run B:
// myCPU
module myCPU (
    input  wire         cpu_rst,
    input  wire         cpu_clk,
    output wire [13:0]  inst_addr,
    input  wire [31:0]  inst,
    output wire [31:0]  Bus_addr,
    input  wire [31:0]  Bus_rdata,
    output wire         Bus_wen,
    output wire [31:0]  Bus_wdata
);
For scale: roughly 5,600 cells after synthesis.
clock: 5.33 ns
lec_check: 0
cap_margin: 20
cell_pad_in_sites_detail_placement: 0
cell_pad_in_sites_global_placement: 0
core_aspect_ratio: 0.91
core_margin: 2
core_utilization: 70
cts_cluster_diameter: 350
cts_cluster_size: 57
gpl_routability_driven: 1
place_density_lb_addon: 0.04
setup_slack_margin: -0.53
slew_margin: 20
run.sh (not shown) runs the stock make flow with config.mk's settings and CLKGATE_MAP_FILE=.
Run B failed in 5_1_grt with GRT-0116.
## Diff of input files: run E against run B
Settings: changing CTS_CLUSTER_DIAMETER from 350 to 73; changing SETUP_SLACK_MARGIN from -0.53 to 1.08; changing CORE_UTILIZATION from 70 to 60; removing CTS_CLUSTER_SIZE (formerly 57); changing the clock period (ns, I/O delays scaled along) from 5.33 to 6.85.
Notes after the runs:
- Nothing crashed in run E and all stages finished; the problem is that the final layout failed, the offending checks being negative setup slack.
- Reported for run E and run B, area after synthesis turned out identical to the last digit.
- The total placed instance area in run E was lower than what run B gave.
- Against run B, run E comes in 16% higher on die outline area.
- Compared to run B, run E has floorplan core area 16% higher.


== JK ==
Starting RTL as in the previous note.
==> flow/config.mk <==
export PLATFORM = sky130hd
export DESIGN_NAME = myCPU
export DESIGN_NICKNAME = myCPU
export VERILOG_FILES = /design/flow/design.v
export SDC_FILE = /design/flow/constraint.sdc
export NUM_CORES = 4
export LEC_CHECK = 0
export CAP_MARGIN = 10
export CORE_MARGIN = 2
export CORE_UTILIZATION = 70
export CTS_CLUSTER_SIZE = 37
export HOLD_SLACK_MARGIN = 0.29
export SLEW_MARGIN = 20
==> flow/constraint.sdc <==
create_clock -name core_clock -period 5.78 [get_ports {cpu_clk}]
set_input_delay 1.1560 -clock core_clock [delete_from_list [all_inputs] [get_ports {cpu_clk}]]
set_output_delay 1.1560 -clock core_clock [all_outputs]
set_load 0.01 [all_outputs]
JK got as far as 5_1_grt, where a tool error ended the run.
diff inputs: JK => MS
- clearing CTS_CLUSTER_SIZE, which used to be 37
- swapping 10 for 35 in CAP_MARGIN
- swapping 70 for 51 in CORE_UTILIZATION
- clearing HOLD_SLACK_MARGIN, which used to be 0.29
- putting CTS_CLUSTER_DIAMETER at 375 where nothing was set
- putting PLACE_DENSITY_LB_ADDON at 0.2 where nothing was set
- putting CORE_ASPECT_RATIO at 0.93 where nothing was set
- putting CELL_PAD_IN_SITES_GLOBAL_PLACEMENT at 3 where nothing was set
- swapping 5.78 for 11.0 in the clock period (ns, I/O delays scaled along)
## What came out
MS completed; timing, DRC and antenna clean. MS — half-perimeter wire length after placement about 4.6% lower, JK as reference. Cmp MS vs JK: placed cell count higher in MS. On number of buffers inserted by post-CTS setup repair, the lower figure sits with MS, not JK. The placed cell area in MS sits 0.0024 mm^2 below the value recorded for JK. Comparing area of the core for JK and MS, the bigger number came from MS. Reported for JK and MS, number of sinks on the clock net turned out identical to the last digit. On yosys stat chip area, JK and MS are basically level. Die span in y, JK and MS: higher on MS. Floorplan check, MS vs JK: die outline larger in MS. On CTS buffer count: between JK and MS, it ends up higher for MS.


Starting RTL as in the previous note.
export LEC_CHECK = 0
export CAP_MARGIN = 20
export CELL_PAD_IN_SITES_DETAIL_PLACEMENT = 0
export CELL_PAD_IN_SITES_GLOBAL_PLACEMENT = 0
export CORE_ASPECT_RATIO = 0.91
export CORE_MARGIN = 2
export CORE_UTILIZATION = 72
export CTS_CLUSTER_DIAMETER = 73
export CTS_CLUSTER_SIZE = 52
export GPL_ROUTABILITY_DRIVEN = 1
export PLACE_DENSITY_LB_ADDON = 0.01
export SETUP_SLACK_MARGIN = 1.08
export SLEW_MARGIN = 20
create_clock -name core_clock -period 6.85 [get_ports {cpu_clk}]
The baseline ended with an error in global routing, error GRT-0116.
Rerun with:
Settings changed: CELL_PAD_IN_SITES_DETAIL_PLACEMENT 0 to unset, CELL_PAD_IN_SITES_GLOBAL_PLACEMENT 0 to unset, CORE_ASPECT_RATIO 0.91 to unset, CORE_UTILIZATION 72 to 64, CTS_CLUSTER_DIAMETER 73 to unset, CTS_CLUSTER_SIZE 52 to unset, GPL_ROUTABILITY_DRIVEN 1 to unset, PLACE_DENSITY_LB_ADDON 0.01 to unset, SETUP_SLACK_MARGIN 1.08 to 1.76.
Clock period 6.85 ns to 6.06 ns, I/O delays scaled along.
This time the run completed and failed the layout checks on setup timing. Synthesized area is unchanged. Die area came out higher by 12%. Synthesized cell count is unchanged.
Rerun with:
Settings changed: ABC_AREA set to 0, CAP_MARGIN 20 to 5, CORE_ASPECT_RATIO set to 0.63, CORE_UTILIZATION 64 to 53, CTS_CLUSTER_SIZE set to 56, GPL_TIMING_DRIVEN set to 1, MAX_ROUTING_LAYER set to met5, MIN_ROUTING_LAYER set to met2, SETUP_SLACK_MARGIN 1.76 to unset, TNS_END_PERCENT set to 10.
Clock period 6.06 ns to 5.81 ns, I/O delays scaled along.
After rerunning:
- Now the flow did not get past global routing with GRT-0116
- die area climbs by about 20%
- area after synthesis is unchanged
- synthesized cell count does not change
Rerun with:
Settings changed: ABC_AREA 0 to 1, CAP_MARGIN 5 to 20, CORE_ASPECT_RATIO 0.63 to unset, CORE_UTILIZATION 53 to 68, CTS_CLUSTER_SIZE 56 to 100, GPL_TIMING_DRIVEN 1 to unset, MAX_ROUTING_LAYER met5 to unset, MIN_ROUTING_LAYER met2 to unset, SETUP_SLACK_MARGIN set to 1.13, TNS_END_PERCENT 10 to 20.
Clock period 5.81 ns to 4.96 ns, I/O delays scaled along.
After rerunning: The changed run completed, yet does not pass: setup timing; die size went down by about a fifth; synthesized cell count went up by well over a third; synthesized area went up by a few percent.
Rerun with:
Settings changed: ABC_AREA 1 to unset, CORE_UTILIZATION 68 to 60, CTS_CLUSTER_SIZE 100 to 98, SETUP_SLACK_MARGIN 1.13 to unset, TNS_END_PERCENT 20 to unset.
Clock period 4.96 ns to 4.88 ns, I/O delays scaled along.
What happened: The changed run reached the layout checks and failed them: setup timing; non-clock buffer count rises by 189; wire length falls by 20%; worst setup slack is worse by 1.8 ns.
Rerun with:
Settings changed: CORE_UTILIZATION 60 to 40, CTS_CLUSTER_SIZE 98 to unset.
Clock period 4.88 ns to 8.52 ns, I/O delays scaled along.
With this change the flow finished clean.
Clock skew falls by 0.014 ns.
Total power goes down by about 47%.
Worst setup slack gets better by 2.5 ns.
Sequential power goes down by 42%.
Core utilization fell by 27 points.
Hold slack is better by 0.041 ns.
Synthesized area is unchanged.
Critical path depth falls by 1.
Combinational power goes down by 54%.
Clock power shrinks by 43%.
First-iteration DRC count shrinks by about 20%.


Starting RTL as in the previous note.
clock: 5.77 ns
lec_check: 0
cap_margin: 5
core_margin: 2
core_utilization: 70
cts_cluster_size: 57
hold_slack_margin: 0.29
setup_slack_margin: -0.35
slew_margin: 20
The baseline did not get past global routing on GRT-0116.
Edit:
Settings changed: CAP_MARGIN 5 to 20, CORE_UTILIZATION 70 to 40, CTS_CLUSTER_SIZE 57 to default, HOLD_SLACK_MARGIN 0.29 to default, SETUP_SLACK_MARGIN -0.35 to default.
Clock period 5.77 ns to 8.31 ns, I/O delays scaled along.
Result: The new run finished with timing, DRC and antenna clean. Die size climbs by 74%. Synthesized area is unchanged. Synthesized cell count is unchanged.
Edit:
Settings changed: CAP_MARGIN 20 to 5, CORE_ASPECT_RATIO from default to 0.63, CTS_CLUSTER_SIZE from default to 56, GPL_TIMING_DRIVEN from default to 0, MAX_ROUTING_LAYER from default to met4, TNS_END_PERCENT from default to 95.
Clock period 8.31 ns to 8.5 ns, I/O delays scaled along.
With this change the flow finished but failed the layout checks on negative setup slack.
Via count went up by 9.4%.
Setup slack loses 0.39 ns.
Combinational power came out higher by 11%.
Total power climbs by 2.4%.
Worst hold slack got worse by 0.0089 ns.
Routed wire length is higher by 24%.
Sequential power hardly moves.
Final area came out higher by 2.8%.
Area after synthesis is unchanged.
Clock skew went up by 0.013 ns.
Core utilization rises by 1.1 points.


Starting RTL as in the previous note.
export LEC_CHECK = 0
export ABC_AREA = 0
export CAP_MARGIN = 15
export CELL_PAD_IN_SITES_DETAIL_PLACEMENT = 2
export CELL_PAD_IN_SITES_GLOBAL_PLACEMENT = 1
export CORE_ASPECT_RATIO = 0.91
export CORE_MARGIN = 10
export CORE_UTILIZATION = 69
export CTS_CLUSTER_DIAMETER = 159
export GPL_ROUTABILITY_DRIVEN = 1
export MIN_ROUTING_LAYER = met2
export PLACE_DENSITY_LB_ADDON = 0.11
export SETUP_SLACK_MARGIN = 0.25
export SLEW_MARGIN = 15
create_clock -name core_clock -period 7.47 [get_ports {cpu_clk}]
The first run ended with an error in 3_5_place_dp.
Edit:
ABC_AREA = 1   (was 0)
CAP_MARGIN = 20   (was 15)
CELL_PAD_IN_SITES_DETAIL_PLACEMENT = not set   (was 2)
CELL_PAD_IN_SITES_GLOBAL_PLACEMENT = not set   (was 1)
CORE_ASPECT_RATIO = 0.71   (was 0.91)
CORE_MARGIN = 2   (was 10)
CORE_UTILIZATION = 40   (was 69)
CTS_CLUSTER_DIAMETER = 283   (was 159)
CTS_CLUSTER_SIZE = 97   (was not set)
GPL_ROUTABILITY_DRIVEN = 0   (was 1)
PLACE_DENSITY_LB_ADDON = not set   (was 0.11)
SETUP_SLACK_MARGIN = not set   (was 0.25)
SLEW_MARGIN = 20   (was 15)
clock period = 8.5 ns   (was 7.47 ns; I/O delays follow)
Effect: With this change the flow never finished: it broke off in 5_1_grt, error GRT-0116. Area after synthesis rises by 3.7%. Die size went up by 62%. Synthesized cell count grows by 71%.
Edit:
CAP_MARGIN = 15   (was 20)
CELL_PAD_IN_SITES_DETAIL_PLACEMENT = 2   (was not set)
CORE_ASPECT_RATIO = 0.74   (was 0.71)
CORE_MARGIN = 3   (was 2)
CORE_UTILIZATION = 62   (was 40)
CTS_CLUSTER_DIAMETER = not set   (was 283)
CTS_CLUSTER_SIZE = not set   (was 97)
HOLD_SLACK_MARGIN = 0.13   (was not set)
MAX_ROUTING_LAYER = met4   (was not set)
PLACE_DENSITY = 0.85   (was not set)
SETUP_SLACK_MARGIN = -0.46   (was not set)
clock period = 10.2 ns   (was 8.5 ns; I/O delays follow)
=> With this change the flow ended with an error in 3_5_place_dp. Area after synthesis does not change. Die size goes down by 34%. Synthesized cell count stays the same.
Power figures rest on the tool's default switching activity, not on a simulated workload.
